Setup of build 22:
==> flow/design.v (excerpt) <==
module cordic_sincos(
	input clk,
	input rst,
	input start,
	input [15:0] z0,
	output ready,
	output reg done,
	output [15:0] x,
	output [15:0] y
	);
clock: 4.44 ns
lec_check: 0
abc_area: 1
cap_margin: 35
cell_pad_in_sites_global_placement: 0
core_aspect_ratio: 0.92
core_margin: 2
core_utilization: 72
cts_cluster_diameter: 28
cts_cluster_size: 15
gpl_timing_driven: 1
min_routing_layer: met1
place_density_lb_addon: 0.19
setup_slack_margin: 0.45
slew_margin: 20
tns_end_percent: 95
run.sh (not shown) runs the stock make flow with config.mk's settings and CLKGATE_MAP_FILE=.
Inputs modified between build 22 and trial 18:
# build 22
export LEC_CHECK = 0
export ABC_AREA = 1
export CAP_MARGIN = 35
export CELL_PAD_IN_SITES_GLOBAL_PLACEMENT = 0
export CORE_ASPECT_RATIO = 0.92
export CORE_MARGIN = 2
export CORE_UTILIZATION = 72
export CTS_CLUSTER_DIAMETER = 28
export CTS_CLUSTER_SIZE = 15
export GPL_TIMING_DRIVEN = 1
export MIN_ROUTING_LAYER = met1
export PLACE_DENSITY_LB_ADDON = 0.19
export SETUP_SLACK_MARGIN = 0.45
export SLEW_MARGIN = 20
export TNS_END_PERCENT = 95
create_clock -name core_clock -period 4.44 [get_ports {clk}]
# trial 18
export LEC_CHECK = 0
export ABC_AREA = 1
export CAP_MARGIN = 15
export CELL_PAD_IN_SITES_DETAIL_PLACEMENT = 1
export CELL_PAD_IN_SITES_GLOBAL_PLACEMENT = 0
export CORE_ASPECT_RATIO = 0.92
export CORE_MARGIN = 2
export CORE_UTILIZATION = 16
export CTS_CLUSTER_DIAMETER = 28
export GPL_TIMING_DRIVEN = 1
export MAX_ROUTING_LAYER = met4
export MIN_ROUTING_LAYER = met1
export PLACE_DENSITY_LB_ADDON = 0.19
export SLEW_MARGIN = 20
export TNS_END_PERCENT = 95
create_clock -name core_clock -period 3.63 [get_ports {clk}]
--- outcome ---
- Trial 18 ended with every stage complete and zero timing, DRC or antenna violations.
- Going from build 22 to trial 18, overall die height climbed 100 µm; post-layout period usage of the worst path climbed 11 points; proportion of cell area spent on the clock network climbed 0.35 points.
- Delta (trial 18 minus build 22): total global routing track utilization moved down; total power rose by about 30%.
- Core box area, trial 18 vs build 22: up by more than 100%
- Where total wire length is concerned, build 22 is better than trial 18.
- The non-clock buffer total of the final layout reported for trial 18 is greater than that of build 22 by 29.
- Going from build 22 to trial 18, post-detailed-placement half-perimeter wirelength grew by more than a quarter.
- In the flow results for build 22 and trial 18, the worst hold slack is smaller on trial 18.

* * *

cordic_sincos again, from the RTL that the note above started with.
Settings: LEC_CHECK=0, ABC_AREA=1, CAP_MARGIN=20, CORE_ASPECT_RATIO=0.5, CORE_MARGIN=2, CORE_UTILIZATION=72, CTS_CLUSTER_DIAMETER=388, CTS_CLUSTER_SIZE=89, PLACE_DENSITY=0.37, SLEW_MARGIN=20; clock period 2.36 ns.
The starting point died in 4_1_cts with DPL-0038.
Rerun with:
ABC_AREA = not set   (was 1)
CORE_ASPECT_RATIO = not set   (was 0.5)
CTS_CLUSTER_DIAMETER = not set   (was 388)
CTS_CLUSTER_SIZE = 97   (was 89)
PLACE_DENSITY = not set   (was 0.37)
clock period = 4.97 ns   (was 2.36 ns; I/O delays follow)
After rerunning: The changed run completed with no timing, DRC or antenna violations. Die size falls by about 3.4%. Synthesized cell count fell by 23%. Synthesized area falls by about 3%.
Rerun with:
ABC_AREA = 1   (was not set)
CORE_UTILIZATION = 66   (was 72)
PLACE_DENSITY = 0.39   (was not set)
clock period = 3.1 ns   (was 4.97 ns; I/O delays follow)
The new run finished but failed the layout checks on negative setup slack.
Wire length rose by well over a third.
Final cell count goes up by well over a third.
Area after synthesis came out higher by a few percent.
Die area rises by roughly a tenth.
First-iteration DRC count grows by well over a third.
Rerun with:
CORE_UTILIZATION = 72   (was 66)
CTS_CLUSTER_DIAMETER = 168   (was not set)
TNS_END_PERCENT = 5   (was not set)
clock period = 2.64 ns   (was 3.1 ns; I/O delays follow)
What happened: This time the run failed in 4_1_cts with DPL-0033. Die area is lower by 8.0%. Synthesized cell count does not change. Synthesized area is unchanged.

* * *

== build 7 ==
Starting RTL as in the previous note.
clock: 3.51 ns
lec_check: 0
abc_area: 1
cap_margin: 20
core_margin: 2
core_utilization: 67
cts_cluster_diameter: 29
cts_cluster_size: 74
slew_margin: 20
Modified inputs, build 53 compared to build 7
Settings: CORE_UTILIZATION changed from 67 to 66; CTS_CLUSTER_SIZE removed (was 74); CTS_CLUSTER_DIAMETER removed (was 29); the clock period (ns, I/O delays scaled along) changed from 3.51 to 5.11.
[summary]
Summary — power per cell area, build 53 relative to build 7: lower, by about 30%.
Of build 53 and build 7, build 53 shows the higher die area, with build 7 below it.
Relative to build 7, the routed metal-1 wire length of build 53 is higher by about 0.8%.
Net switching power figure: build 53 < build 7
Against build 7, build 53 reports a wire length that is lower.
In build 53 the total number of cells along the worst setup path turned out 17% higher than in build 7.
When build 53 is measured against build 7, its relative slew slack turns out 0.43 points lower.
Build 53 gives more post-route minimum period than build 7 did.
Build 53 ended with more largest clock skew in the final design than build 7.
Setup changes, build 53 to build 45
Settings: ABC_AREA removed (was 1); CORE_UTILIZATION changed from 66 to 19; the clock period (ns, I/O delays scaled along) changed from 5.11 to 4.75.
In summary, build 45 completed successfully, with a layout that passed the timing, DRC and antenna checks. Sequential cell area delta (build 53 -> build 45): insignificant. Going from build 53 to build 45, standard-cell row count grows by 30. Compared with build 53, build 45 degrades fmax. Higher routed wire length goes to build 45 over build 53. Sort build 53 and build 45 by part of the power in combinational logic, ascending, and build 53 comes first. In the final reports, the cell area of build 45 is larger than that of build 53. Changes observed in build 45 relative to build 53: worst setup slack before clock tree synthesis shrank by 1.01 ns; worst vdd rail ir drop shrank by 0.11 mV; die outline width grew by about 80%; initial standard-cell utilization of the core shrank by 48 points; core utilization shrank by 49 points.
The inputs of build 91 differ from those of build 45 as listed below.
Settings: CORE_UTILIZATION changed from 19 to 72; PLACE_DENSITY_LB_ADDON newly set to 0.25; the clock period (ns, I/O delays scaled along) changed from 4.75 to 4.15.
[summary]
No crash in build 91: every stage finished, but the layout fails its final checks due to setup timing.
Non-clock buffer count: build 91 vs build 45 up 25
Via count, build 45 and build 91: larger value in build 91
Taking build 45 over build 91, the x dimension of the die ratio works out to 1.9.
Wire length of the first global-routing pass, build 45 and build 91, lower one = build 91.
Fmax (build 91 over build 45): increase, 3.0%
Edits applied to the flow inputs when going from build 91 to build 71:
Settings: TNS_END_PERCENT: unset -> 5; ABC_AREA: unset -> 1; SETUP_SLACK_MARGIN: unset -> -0.26; CTS_CLUSTER_DIAMETER: unset -> 188; the clock period (ns, I/O delays scaled along): 4.15 -> 2.99.
==> comparison <==
Build 71 never completed; the flow aborted with a tool error in global routing.
Going from build 91 to build 71, the die area was enlarged.
The final reports for build 71 and build 91 show synthesis area per yosys higher in the former.
When build 71 is measured against build 91, its die width turns out 1.5% higher.
The final reports for build 71 and build 91 show compound-cell area share of the yosys netlist lower in the former.
Vertical die dimension, build 91 and build 71, lower one = build 91.
Summary — synthesized cell count, build 71 relative to build 91: higher, by 29%.

* * *

== ember ==
cordic_sincos again, from the RTL that the note above started with.
clock: 2.36 ns
lec_check: 0
abc_area: 1
cap_margin: 20
core_aspect_ratio: 0.5
core_margin: 2
core_utilization: 72
cts_cluster_diameter: 388
cts_cluster_size: 89
slew_margin: 20
tns_end_percent: 15
Status: ember FAILED at clock tree synthesis (tool error)
--- input diff ember..fjord ---
Settings: clearing CTS_CLUSTER_DIAMETER, which used to be 388; clearing ABC_AREA, which used to be 1; clearing CTS_CLUSTER_SIZE, which used to be 89; swapping 72 for 40 in CORE_UTILIZATION; clearing TNS_END_PERCENT, which used to be 15; clearing CORE_ASPECT_RATIO, which used to be 0.5; swapping 2.36 for 4.75 in the clock period (ns, I/O delays scaled along).
Notes after the runs:
fjord completed; timing, DRC and antenna clean
When fjord is set beside ember, its height of the die turns out to be 82% larger.
Lower cell count listed in synth_stat.txt was reported by fjord, not ember.
Going from ember to fjord, die boundary width lower; placed instance count lower; net count of the mapped netlist lower; floorplan die area higher; register share after synthesis higher.
Cmp ember and fjord / detailed-placement wirelength estimate / lower: fjord
Post-synth area from yosys stat: fjord vs ember down 200 sq um
## Diff of input files: harbor against fjord
Settings: ABC_AREA: unset -> 1; CTS_CLUSTER_SIZE: unset -> 72; CORE_UTILIZATION: 40 -> 65; the clock period (ns, I/O delays scaled along): 4.75 -> 3.44.
## What came out
Total die size shrinks by more than a quarter when moving from fjord to harbor. Utilization of the core after routing: harbor higher than fjord. Between harbor and fjord, the combinational fraction of design power is higher for harbor. Sort harbor and fjord by power share of the sequential group, descending, and harbor comes first.

* * *

Setup of run 1:
Starting RTL as in the previous note.
Settings: LEC_CHECK=0, CAP_MARGIN=20, CORE_MARGIN=2, CORE_UTILIZATION=40, SLEW_MARGIN=35, TNS_END_PERCENT=10; clock period 5.0 ns.
Input-level comparison between run 2 and run 1:
- changing CORE_UTILIZATION from 40 to 11
- changing SLEW_MARGIN from 35 to 20
- removing TNS_END_PERCENT (formerly 10)
- changing the clock period (ns, I/O delays scaled along) from 5.0 to 7.7
Findings:
Relative to run 1, cell count increased by about 60% in run 2. Global router's overall resource usage, run 1 and run 2, higher one = run 1. Core util | run 2 vs run 1 | run 2 lower. Number of clock buffer instances in the layout was higher in run 2 than in run 1. Summary of run 2 over run 1: overall power consumption went down by 0.0014 W; area fraction of clock buffers and clock inverters lower; HPWL reported at the end of detailed placement went up by 17%. Diff run 1 -> run 2: wire length rose by 14%, clock skew rose by 0.0045 ns. Run 2 — setup slack 1.91 ns higher, run 1 as reference.
The following lists how run 3 was set up differently from run 2:
- CORE_UTILIZATION changed from 11 to 68
- CTS_CLUSTER_DIAMETER newly set to 29
- SETUP_SLACK_MARGIN newly set to 1.05
- the clock period (ns, I/O delays scaled along) changed from 7.7 to 3.98
[summary]
Complete run, failing final checks: run 3, reason negative setup slack. Summary — non-clock buffer count, run 3 relative to run 2: higher, by about 170%. Diff run 3..run 2 | maximum count of clock buffers along a single path | unchanged. Going from run 2 to run 3, overall routed net length grew by more than 10%. [compare] base=run 2 new=run 3: via count picked up an extra 1076, post-layout worst setup margin lost 2.63 ns, met2 routing resource usage after global routing picked up an extra 52 points, iteration count of the initial detailed-routing pass picked up an extra 3. Diff run 2 -> run 3: number of nets at the end of the flow went up; core utilization at floorplan went up.
The following lists how run 4 was set up differently from run 3:
- a change of SETUP_SLACK_MARGIN from 1.05 to 0.98
- a change of CORE_UTILIZATION from 68 to 72
Notes after the runs:
[flow] run 4 | stages: complete | final checks: fail | reason: negative setup slack
Run 3 has a lower flip-flop and latch share of the layout cell area than run 4.
Summary of run 4 over run 3: area share of buffers outside the clock network now sits lower, final critical-path setup slack lower, sequential power share decreased 1.1 points, maximum frequency moved down.
Comparing cell leakage power for run 4 and run 3, the bigger number came from run 3.
Run 4 vs run 3, minimum clock period went up by 0.25 ns.
The higher area of the core of run 4 and run 3 is in run 3.
> inputs changed (run 4 -> run 5)
- removing CTS_CLUSTER_DIAMETER (formerly 29)
- changing CAP_MARGIN from 20 to 40
- changing SETUP_SLACK_MARGIN from 0.98 to 1.01
### Flow results
- Compared with run 4, run 5 shows a combinational share of cell area that is 0.48 points higher.
- Although it ran to completion, run 5 produced a layout that fails the final checks because of negative setup slack.
- Run 5 vs run 4 — wire length of the first global-routing pass dropped 7.3%.
- From run 4 to run 5, total of hold buffers inserted after clock tree synthesis did not move at all.
- Compared with run 4, in run 5 number of instances resized during post-cts repair went down 25%, total track usage dropped 3.8 points.

* * *

== v56 ==
Starting RTL as in the previous note.
Settings: LEC_CHECK=0, ABC_AREA=1, CAP_MARGIN=20, CORE_MARGIN=2, CORE_UTILIZATION=65, CTS_CLUSTER_SIZE=72, PLACE_DENSITY_LB_ADDON=0.03, SETUP_SLACK_MARGIN=1.01, SLEW_MARGIN=20, TNS_END_PERCENT=5; clock period 3.44 ns.
[v56] flow finished | final checks: failed | reasons: negative setup slack
> inputs changed (v56 -> v9)
# v56
export LEC_CHECK = 0
export ABC_AREA = 1
export CAP_MARGIN = 20
export CORE_MARGIN = 2
export CORE_UTILIZATION = 65
export CTS_CLUSTER_SIZE = 72
export PLACE_DENSITY_LB_ADDON = 0.03
export SETUP_SLACK_MARGIN = 1.01
export SLEW_MARGIN = 20
export TNS_END_PERCENT = 5
create_clock -name core_clock -period 3.44 [get_ports {clk}]
# v9
export LEC_CHECK = 0
export ABC_AREA = 1
export CAP_MARGIN = 20
export CORE_MARGIN = 2
export CORE_UTILIZATION = 72
export CTS_CLUSTER_SIZE = 72
export PLACE_DENSITY_LB_ADDON = 0.03
export SETUP_SLACK_MARGIN = 1.01
export SLEW_MARGIN = 20
create_clock -name core_clock -period 3.44 [get_ports {clk}]
==> comparison <==
v9 failed in 5_1_grt with DPL-0038.
Of v56 and v9, the run reporting the higher area of the core was v56.
Delta (v9 minus v56): last weighted congestion value of the routability-driven placer shows a reduction of 1.8%, height of the die shows a reduction of about 5%, total of flip-flops plus latches after synthesis shows no meaningful change.
NOTE: minimum setup slack after placement in v9 exceeds that of v56
v56 → v9: post-DP HPWL saw little to no change, die size saw a decrease.
For v25, these inputs were changed with respect to v9:
# v9
export LEC_CHECK = 0
export ABC_AREA = 1
export CAP_MARGIN = 20
export CORE_MARGIN = 2
export CORE_UTILIZATION = 72
export CTS_CLUSTER_SIZE = 72
export PLACE_DENSITY_LB_ADDON = 0.03
export SETUP_SLACK_MARGIN = 1.01
export SLEW_MARGIN = 20
create_clock -name core_clock -period 3.44 [get_ports {clk}]
# v25
export LEC_CHECK = 0
export CAP_MARGIN = 20
export CORE_MARGIN = 2
export CORE_UTILIZATION = 40
export SLEW_MARGIN = 20
create_clock -name core_clock -period 5.0 [get_ports {clk}]
- Per the final summary, v25 finished and its layout is clean on timing, DRC and antenna.
- Going from v9 to v25, chip area from the yosys synthesis statistics has decreased, routability-driven placement congestion ratio went down by about 1.6%, core footprint +6600 um^2, die height saw an increase.
- Number of cells in the yosys synthesis report, v25 vs v9: down by more than 10%
- Die: v25 bigger than v9
- v9 -> v25: synthesized cell count decreased by more than 10%
### v25 -> v17
# v25
export LEC_CHECK = 0
export CAP_MARGIN = 20
export CORE_MARGIN = 2
export CORE_UTILIZATION = 40
export SLEW_MARGIN = 20
create_clock -name core_clock -period 5.0 [get_ports {clk}]
# v17
export LEC_CHECK = 0
export ABC_AREA = 1
export CAP_MARGIN = 35
export CELL_PAD_IN_SITES_GLOBAL_PLACEMENT = 2
export CORE_MARGIN = 2
export CORE_UTILIZATION = 40
export GPL_TIMING_DRIVEN = 1
export MAX_ROUTING_LAYER = met4
export SLEW_MARGIN = 0
create_clock -name core_clock -period 5.0 [get_ports {clk}]
Findings:
Area occupied by multi-input gates was higher in the run labelled v25.
Area overhead of the layout relative to synthesis, v17 and v25: smaller value in v17
Looking at count of placed standard cells in the final layout, fillers left out, v17 sits 21% higher than v25 does.
v17 reports a lower fraction of the mapped netlist area in adder cells than v25 does.

* * *

Setup of build 96:
Starting RTL as in the previous note.
Settings: LEC_CHECK=0, ABC_AREA=1, CAP_MARGIN=30, CELL_PAD_IN_SITES_GLOBAL_PLACEMENT=0, CORE_ASPECT_RATIO=0.84, CORE_MARGIN=2, CORE_UTILIZATION=16, CTS_CLUSTER_DIAMETER=217, CTS_CLUSTER_SIZE=74, GPL_TIMING_DRIVEN=1, MAX_ROUTING_LAYER=met4, MIN_ROUTING_LAYER=met1, PLACE_DENSITY_LB_ADDON=0.19, SETUP_SLACK_MARGIN=0.45, SLEW_MARGIN=0, TNS_END_PERCENT=95; clock period 3.16 ns.
The flow for build 96 finished, though final verification flagged setup timing.
--- input diff build 96..build 27 ---
# build 96
export LEC_CHECK = 0
export ABC_AREA = 1
export CAP_MARGIN = 30
export CELL_PAD_IN_SITES_GLOBAL_PLACEMENT = 0
export CORE_ASPECT_RATIO = 0.84
export CORE_MARGIN = 2
export CORE_UTILIZATION = 16
export CTS_CLUSTER_DIAMETER = 217
export CTS_CLUSTER_SIZE = 74
export GPL_TIMING_DRIVEN = 1
export MAX_ROUTING_LAYER = met4
export MIN_ROUTING_LAYER = met1
export PLACE_DENSITY_LB_ADDON = 0.19
export SETUP_SLACK_MARGIN = 0.45
export SLEW_MARGIN = 0
export TNS_END_PERCENT = 95
create_clock -name core_clock -period 3.16 [get_ports {clk}]
# build 27
export LEC_CHECK = 0
export ABC_AREA = 0
export CAP_MARGIN = 15
export CELL_PAD_IN_SITES_DETAIL_PLACEMENT = 2
export CELL_PAD_IN_SITES_GLOBAL_PLACEMENT = 0
export CORE_ASPECT_RATIO = 1.51
export CORE_MARGIN = 2
export CORE_UTILIZATION = 16
export CTS_CLUSTER_DIAMETER = 293
export GPL_TIMING_DRIVEN = 1
export MAX_ROUTING_LAYER = met4
export MIN_ROUTING_LAYER = met1
export PLACE_DENSITY_LB_ADDON = 0.19
export SLEW_MARGIN = 20
export TNS_END_PERCENT = 95
create_clock -name core_clock -period 3.63 [get_ports {clk}]
--- outcome ---
- Build 27 finished every stage; the final checks, however, were not passed, the failures being setup timing.
- Looking at final worst hold slack, build 27 sits 0.043 ns above build 96.
- Delta (build 27 minus build 96): share of the final layout cell area in sequential cells went up by 1.9 points, power attributed to the clock group has decreased, cell area shrank by about 10%, power went down by 270 uW.
- Comparing build 27 and build 96, the lower wire length after detailed routing is on build 96.
- Build 27: global-route wire length before repair is 5.8% higher than what build 96 reported.
- NOTE via density per instance build 96->build 27 increased by a few percent
- On portion of the post-synthesis area used by sequential elements: between build 27 and build 96, it ends up higher for build 27.
- Of build 27 and build 96, the run reporting the higher area reported by Yosys stat was build 96.
- Global routing met3 resource utilization: build 27 vs build 96 down 0.35 points
Edits applied to the flow inputs when going from build 27 to build 57:
# build 27
export LEC_CHECK = 0
export ABC_AREA = 0
export CAP_MARGIN = 15
export CELL_PAD_IN_SITES_DETAIL_PLACEMENT = 2
export CELL_PAD_IN_SITES_GLOBAL_PLACEMENT = 0
export CORE_ASPECT_RATIO = 1.51
export CORE_MARGIN = 2
export CORE_UTILIZATION = 16
export CTS_CLUSTER_DIAMETER = 293
export GPL_TIMING_DRIVEN = 1
export MAX_ROUTING_LAYER = met4
export MIN_ROUTING_LAYER = met1
export PLACE_DENSITY_LB_ADDON = 0.19
export SLEW_MARGIN = 20
export TNS_END_PERCENT = 95
create_clock -name core_clock -period 3.63 [get_ports {clk}]
# build 57
export LEC_CHECK = 0
export ABC_AREA = 0
export CAP_MARGIN = 35
export CELL_PAD_IN_SITES_GLOBAL_PLACEMENT = 0
export CORE_ASPECT_RATIO = 0.92
export CORE_MARGIN = 2
export CORE_UTILIZATION = 16
export CTS_CLUSTER_DIAMETER = 217
export GPL_TIMING_DRIVEN = 1
export MAX_ROUTING_LAYER = met4
export MIN_ROUTING_LAYER = met1
export PLACE_DENSITY_LB_ADDON = 0.19
export SETUP_SLACK_MARGIN = 0.45
export SLEW_MARGIN = 20
export TNS_END_PERCENT = 95
create_clock -name core_clock -period 3.16 [get_ports {clk}]
Findings:
Although it ran to completion, build 57 produced a layout that fails the final checks because of setup timing. When the final numbers for build 27 and build 57 were put side by side, the post-CTS setup buffer count turned out to be greater in build 57. Detailed route wirelength on metal2 went down by more than a quarter going from build 27 to build 57. Build 57 vs build 27 — total power rose 1600 uW. Build 57 vs. build 27: worst endpoint required time fell by 0.48 ns, clock skew stayed essentially flat. Taking build 57 over build 27, the height of the die ratio works out to 0.78. Build 57: cell internal power dissipation 1100 uW above build 27. Build 57 ends up with lower number of global-route vias before repair than build 27 does.
Modified inputs, build 93 compared to build 57
# build 57
export LEC_CHECK = 0
export ABC_AREA = 0
export CAP_MARGIN = 35
export CELL_PAD_IN_SITES_GLOBAL_PLACEMENT = 0
export CORE_ASPECT_RATIO = 0.92
export CORE_MARGIN = 2
export CORE_UTILIZATION = 16
export CTS_CLUSTER_DIAMETER = 217
export GPL_TIMING_DRIVEN = 1
export MAX_ROUTING_LAYER = met4
export MIN_ROUTING_LAYER = met1
export PLACE_DENSITY_LB_ADDON = 0.19
export SETUP_SLACK_MARGIN = 0.45
export SLEW_MARGIN = 20
export TNS_END_PERCENT = 95
create_clock -name core_clock -period 3.16 [get_ports {clk}]
# build 93
export LEC_CHECK = 0
export ABC_AREA = 1
export CAP_MARGIN = 35
export CELL_PAD_IN_SITES_GLOBAL_PLACEMENT = 0
export CORE_ASPECT_RATIO = 0.92
export CORE_MARGIN = 2
export CORE_UTILIZATION = 46
export CTS_CLUSTER_DIAMETER = 345
export CTS_CLUSTER_SIZE = 100
export GPL_TIMING_DRIVEN = 1
export MIN_ROUTING_LAYER = met1
export PLACE_DENSITY_LB_ADDON = 0.19
export SLEW_MARGIN = 20
export TNS_END_PERCENT = 40
create_clock -name core_clock -period 4.9 [get_ports {clk}]
Results
- Both conditions hold for build 93: the flow ran to the end and the final layout passed the timing, DRC and antenna checks.
- Build 57 has a higher wire length of the first global-routing pass than build 93.
- Going from build 57 to build 93, die size shrank by more than half.
- Compared with build 57, build 93 shows a higher area figure in the yosys stat output.
Power figures rest on the tool's default switching activity, not on a simulated workload.
